==> flow/design.v (excerpt) <==
module Final_AXI_to_APB_Bridge #(
    parameter AXI_ADDR_WIDTH    = 32,
    parameter AXI_DATA_WIDTH    = 32,
    parameter AXI_MAX_BURST_LEN = 8,
    parameter AXI_BURST_WIDTH   = 2,
    parameter AXI_SIZE_WIDTH    = 3,
    parameter APB_ADDR_WIDTH    = 32,
    parameter APB_DATA_WIDTH    = 32
)(
    input  [AXI_ADDR_WIDTH-1:0]    AWADDR,
    input  [AXI_BURST_WIDTH-1:0]   AWBURST,
    input  [AXI_MAX_BURST_LEN-1:0] AWLEN,
    input                          AWVALID,
    output                         AWREADY,
    input  [AXI_ADDR_WIDTH-1:0]    ARADDR,
    input  [AXI_BURST_WIDTH-1:0]   ARBURST,
    input  [AXI_MAX_BURST_LEN-1:0] ARLEN,
    input                          ARVALID,
    output                         ARREADY,
    input  [AXI_DATA_WIDTH-1:0]    WDATA,
    input                          WVALID,
    input                          WLAST,
    input  [AXI_DATA_WIDTH/8-1:0]  WSTRB,
    output                         WREADY,
    output [AXI_DATA_WIDTH-1:0]    RDATA,
    output [1:0]                   RRESP,
    output                         RVALID,
    output                         RLAST,
    input                          RREADY,
    output [1:0]                   BRESP,
    output                         BVALID,
    input                          BREADY,
    input                          ACLK,
    input                          ARESETn,
    output [APB_ADDR_WIDTH-1:0]    PADDR,
    output                         PWRITE,
    output                         PSEL1,
    output                         PSEL2,
    output                         PSEL3,
    output                         PSEL4,
    output                         PENABLE,
    output [APB_DATA_WIDTH-1:0]    PWDATA,
    input  [APB_DATA_WIDTH-1:0]    PRDATA,
    input                          PREADY
);
Size: about 2100 cells after synthesis, roughly 280 flip-flops, ~0.019 mm^2 of cells after synthesis.
clock: 6.75 ns
lec_check: 0
cap_margin: 20
cell_pad_in_sites_detail_placement: 2
cell_pad_in_sites_global_placement: 3
core_aspect_ratio: 0.58
core_margin: 3
core_utilization: 64
gpl_routability_driven: 0
gpl_timing_driven: 0
min_routing_layer: met2
slew_margin: 30
run.sh (not shown) runs the stock make flow with config.mk's settings and CLKGATE_MAP_FILE=.
The starting point did not get past global placement without I/O (3_1_place_gp_skip_io).
Then changed:
==> flow/config.mk (replaced) <==
export PLATFORM = sky130hd
export DESIGN_NAME = Final_AXI_to_APB_Bridge
export DESIGN_NICKNAME = Final_AXI_to_APB_Bridge
export VERILOG_FILES = /design/flow/design.v
export SDC_FILE = /design/flow/constraint.sdc
export NUM_CORES = 4
export LEC_CHECK = 0
export CAP_MARGIN = 20
export CORE_MARGIN = 2
export CORE_UTILIZATION = 72
export PLACE_DENSITY = 0.67
export SLEW_MARGIN = 20
==> flow/constraint.sdc (replaced) <==
create_clock -name core_clock -period 4.62 [get_ports {ACLK}]
set_input_delay 0.9240 -clock core_clock [delete_from_list [all_inputs] [get_ports {ACLK}]]
set_output_delay 0.9240 -clock core_clock [all_outputs]
set_load 0.01 [all_outputs]
=> The changed run stopped in global routing (5_1_grt). Synthesized area is unchanged. Die area fell by 13%. Synthesized cell count stays the same.
Then changed:
--- a/flow/config.mk
+++ b/flow/config.mk
@@ -11 +11,2 @@
-export PLACE_DENSITY = 0.67
+export CTS_CLUSTER_DIAMETER = 28
+export PLACE_DENSITY_LB_ADDON = 0.24
@@ -12,0 +14 @@
+export TNS_END_PERCENT = 5
==> flow/constraint.sdc (replaced) <==
create_clock -name core_clock -period 4.07 [get_ports {ACLK}]
set_input_delay 0.8140 -clock core_clock [delete_from_list [all_inputs] [get_ports {ACLK}]]
set_output_delay 0.8140 -clock core_clock [all_outputs]
set_load 0.01 [all_outputs]
The changed run stopped in clock tree synthesis (4_1_cts) on DPL-0038.
Die size stays the same.
Area after synthesis stays the same.
Synthesized cell count stays the same.
Then changed:
--- a/flow/config.mk
+++ b/flow/config.mk
@@ -10,3 +10,2 @@
-export CORE_UTILIZATION = 72
-export CTS_CLUSTER_DIAMETER = 28
-export PLACE_DENSITY_LB_ADDON = 0.24
+export CORE_UTILIZATION = 40
+export PLACE_DENSITY = 0.6
@@ -14 +12,0 @@
-export TNS_END_PERCENT = 5
==> flow/constraint.sdc (replaced) <==
create_clock -name core_clock -period 6.0 [get_ports {ACLK}]
set_input_delay 1.2000 -clock core_clock [delete_from_list [all_inputs] [get_ports {ACLK}]]
set_output_delay 1.2000 -clock core_clock [all_outputs]
set_load 0.01 [all_outputs]
This time the run completed without violations.
Die size grows by 78%.
Area after synthesis is unchanged.
Synthesized cell count stays the same.
Then changed:
--- a/flow/config.mk
+++ b/flow/config.mk
@@ -10,2 +10,2 @@
-export CORE_UTILIZATION = 40
-export PLACE_DENSITY = 0.6
+export CORE_UTILIZATION = 58
+export SETUP_SLACK_MARGIN = -0.34
==> flow/constraint.sdc (replaced) <==
create_clock -name core_clock -period 4.07 [get_ports {ACLK}]
set_input_delay 0.8140 -clock core_clock [delete_from_list [all_inputs] [get_ports {ACLK}]]
set_output_delay 0.8140 -clock core_clock [all_outputs]
set_load 0.01 [all_outputs]
=> The new run finished but fails on negative setup slack. Clock power increases by 53%. Sequential power came out higher by about 50%. Cell count barely changes. Total power is higher by 57%. Design area goes up by 9.5%. Worst hold slack loses 150 ps. Via count goes up by 8.3%. Wire length rose by about 5.5%. Worst setup slack loses 750 ps. Non-clock buffer count increases by 161. Die size is lower by about 30%.
Then changed:
--- a/flow/config.mk
+++ b/flow/config.mk
@@ -10,2 +10,2 @@
-export CORE_UTILIZATION = 58
-export SETUP_SLACK_MARGIN = -0.34
+export CORE_UTILIZATION = 44
+export PLACE_DENSITY = 0.6
==> flow/constraint.sdc (replaced) <==
create_clock -name core_clock -period 5.82 [get_ports {ACLK}]
set_input_delay 1.1640 -clock core_clock [delete_from_list [all_inputs] [get_ports {ACLK}]]
set_output_delay 1.1640 -clock core_clock [all_outputs]
set_load 0.01 [all_outputs]
With this change the flow completed with no timing, DRC or antenna violations.
Clock skew goes up by 3.9 ps.
Sequential power went down by a quarter to a third.
Total power is lower by a quarter to a third.

---

Starting RTL as in the previous note.
make LEC_CHECK=0 ABC_AREA=1 CAP_MARGIN=20 CORE_ASPECT_RATIO=0.73 CORE_MARGIN=2 CORE_UTILIZATION=72 CTS_CLUSTER_DIAMETER=394 CTS_CLUSTER_SIZE=100 HOLD_SLACK_MARGIN=0.3 PLACE_DENSITY=0.42 SETUP_SLACK_MARGIN=0.84 SLEW_MARGIN=20 finish   # period 2.85 ns
The starting point died in clock tree synthesis (4_1_cts) on DPL-0038.
==> next run, changes <==
ABC_AREA = default   (was 1)
CORE_ASPECT_RATIO = default   (was 0.73)
CORE_UTILIZATION = 40   (was 72)
CTS_CLUSTER_DIAMETER = default   (was 394)
CTS_CLUSTER_SIZE = default   (was 100)
HOLD_SLACK_MARGIN = default   (was 0.3)
PLACE_DENSITY = 0.6   (was 0.42)
SETUP_SLACK_MARGIN = default   (was 0.84)
clock period = 3.96 ns   (was 2.85 ns; I/O delays follow)
After rerunning:
- The changed run finished but fails on negative setup slack
- area after synthesis went down by 14%
- die area went up by 54%
- synthesized cell count went down by 33%
==> next run, changes <==
CORE_UTILIZATION = 61   (was 40)
clock period = 6.12 ns   (was 3.96 ns; I/O delays follow)
After rerunning:
- The changed run produced a clean layout
- count of clock-buffer cells in the layout decreases by 6
- setup slack improves by 0.71 ns
- design area decreases by 15%
- critical path depth decreases by 2
- power decreases by about 40%
- final cell count decreases by 14%
- worst hold slack improves by 0.25 ns
- die size decreases by 34%
- routed wire length decreases by 15%
==> next run, changes <==
CORE_UTILIZATION = 65   (was 61)
PLACE_DENSITY = default   (was 0.6)
SETUP_SLACK_MARGIN = 1.03   (was default)
clock period = 4.07 ns   (was 6.12 ns; I/O delays follow)
Outcome: Now the flow failed in global routing (5_1_grt), error GRT-0232. Synthesized area stays the same. Die size goes down by a few percent. Synthesized cell count does not change.

---

## JK
Final_AXI_to_APB_Bridge again, from the RTL that the note above started with.
==> flow/config.mk <==
export PLATFORM = sky130hd
export DESIGN_NAME = Final_AXI_to_APB_Bridge
export DESIGN_NICKNAME = Final_AXI_to_APB_Bridge
export VERILOG_FILES = /design/flow/design.v
export SDC_FILE = /design/flow/constraint.sdc
export NUM_CORES = 4
export LEC_CHECK = 0
export ABC_AREA = 1
export CAP_MARGIN = 20
export CORE_ASPECT_RATIO = 0.73
export CORE_MARGIN = 2
export CORE_UTILIZATION = 72
export CTS_CLUSTER_DIAMETER = 394
export CTS_CLUSTER_SIZE = 11
export PLACE_DENSITY = 0.42
export SETUP_SLACK_MARGIN = 0.84
export SLEW_MARGIN = 20
export TNS_END_PERCENT = 5
==> flow/constraint.sdc <==
create_clock -name core_clock -period 2.85 [get_ports {ACLK}]
set_input_delay 0.5700 -clock core_clock [delete_from_list [all_inputs] [get_ports {ACLK}]]
set_output_delay 0.5700 -clock core_clock [all_outputs]
set_load 0.01 [all_outputs]
Status(JK) = ERROR, stage = clock tree synthesis (4_1_cts)
#### Input delta (MS over JK)
Settings: CTS_CLUSTER_SIZE now 76, was 11; SETUP_SLACK_MARGIN no longer set, was 0.84; CTS_CLUSTER_DIAMETER no longer set, was 394; CORE_UTILIZATION now 58, was 72; TNS_END_PERCENT no longer set, was 5; PLACE_DENSITY no longer set, was 0.42; CORE_ASPECT_RATIO no longer set, was 0.73; the clock period (ns, I/O delays scaled along) now 3.26, was 2.85.
## What came out
From the logs: MS reached the end of the flow and failed the layout checks with negative setup slack. On die outline height: between MS and JK, it ends up higher for MS. The top-level I/O count was comparable across MS and JK. Placeable core area went up by more than a quarter going from JK to MS. The lower effective utilization at floorplan came out of MS. Changes observed in MS relative to JK: global placement routability congestion went down, horizontal die dimension saw a decrease, die area went up by 7500 um^2. The instance area at placement was comparable across MS and JK.
The inputs of AL differ from those of MS as listed below.
Settings: TNS_END_PERCENT now 5, previously not set; ABC_AREA no longer set, was 1; CTS_CLUSTER_SIZE now 34, was 76; PLACE_DENSITY now 0.6, previously not set; the clock period (ns, I/O delays scaled along) now 3.23, was 3.26.
### Flow results
AL finished all stages; layout check result: FAIL, due to negative setup slack.
Violation tally from detailed-route iteration zero in AL is about 25% below MS.
Diff MS -> AL: post-route non-filler standard cell count dropped about 28%, register area barely changed, number of global-route vias before repair dropped 5316, sequential power dropped 7.9%.
In AL, register-to-register slack is lower than in MS.
Inputs modified between AL and TR:
Settings: removing PLACE_DENSITY (formerly 0.6); removing TNS_END_PERCENT (formerly 5); changing CTS_CLUSTER_SIZE from 34 to 72; setting ABC_AREA to 1 for the first time; changing the clock period (ns, I/O delays scaled along) from 3.23 to 3.26.
--- outcome ---
- TR ran in full, but the layout does not pass; the checks complain about negative setup slack.
- The final report for AL shows a completed flow and a layout that fails verification, specifically negative setup slack.
- Compared with AL, in TR total power went up 6600 uW, routability-driven placement congestion ratio went up 2.2%, wire length on met2 went up about 30%, core utilization went up 0.37 points.
- For AL, the capture point of the worst path was PSEL4, unlike TR, where it was Address_Hold_Reg_write[26]$_DFFE_PN0P_.
- AL → TR: total routed wirelength rose by 36%, post-synthesis share of cell area spent on xor and xnor gates rose by 0.52 points, number of core rows rose by 5, hold slack rose by 0.050 ns, met3 capacity usage during global routing fell by 0.86 points.
- Start point of the critical path: Address_Hold_Reg_read[29]$_DFFE_PN0P_ -> AL, AWADDR[6] -> TR
No activity file was given, so power comes from the tool's default toggle rates.
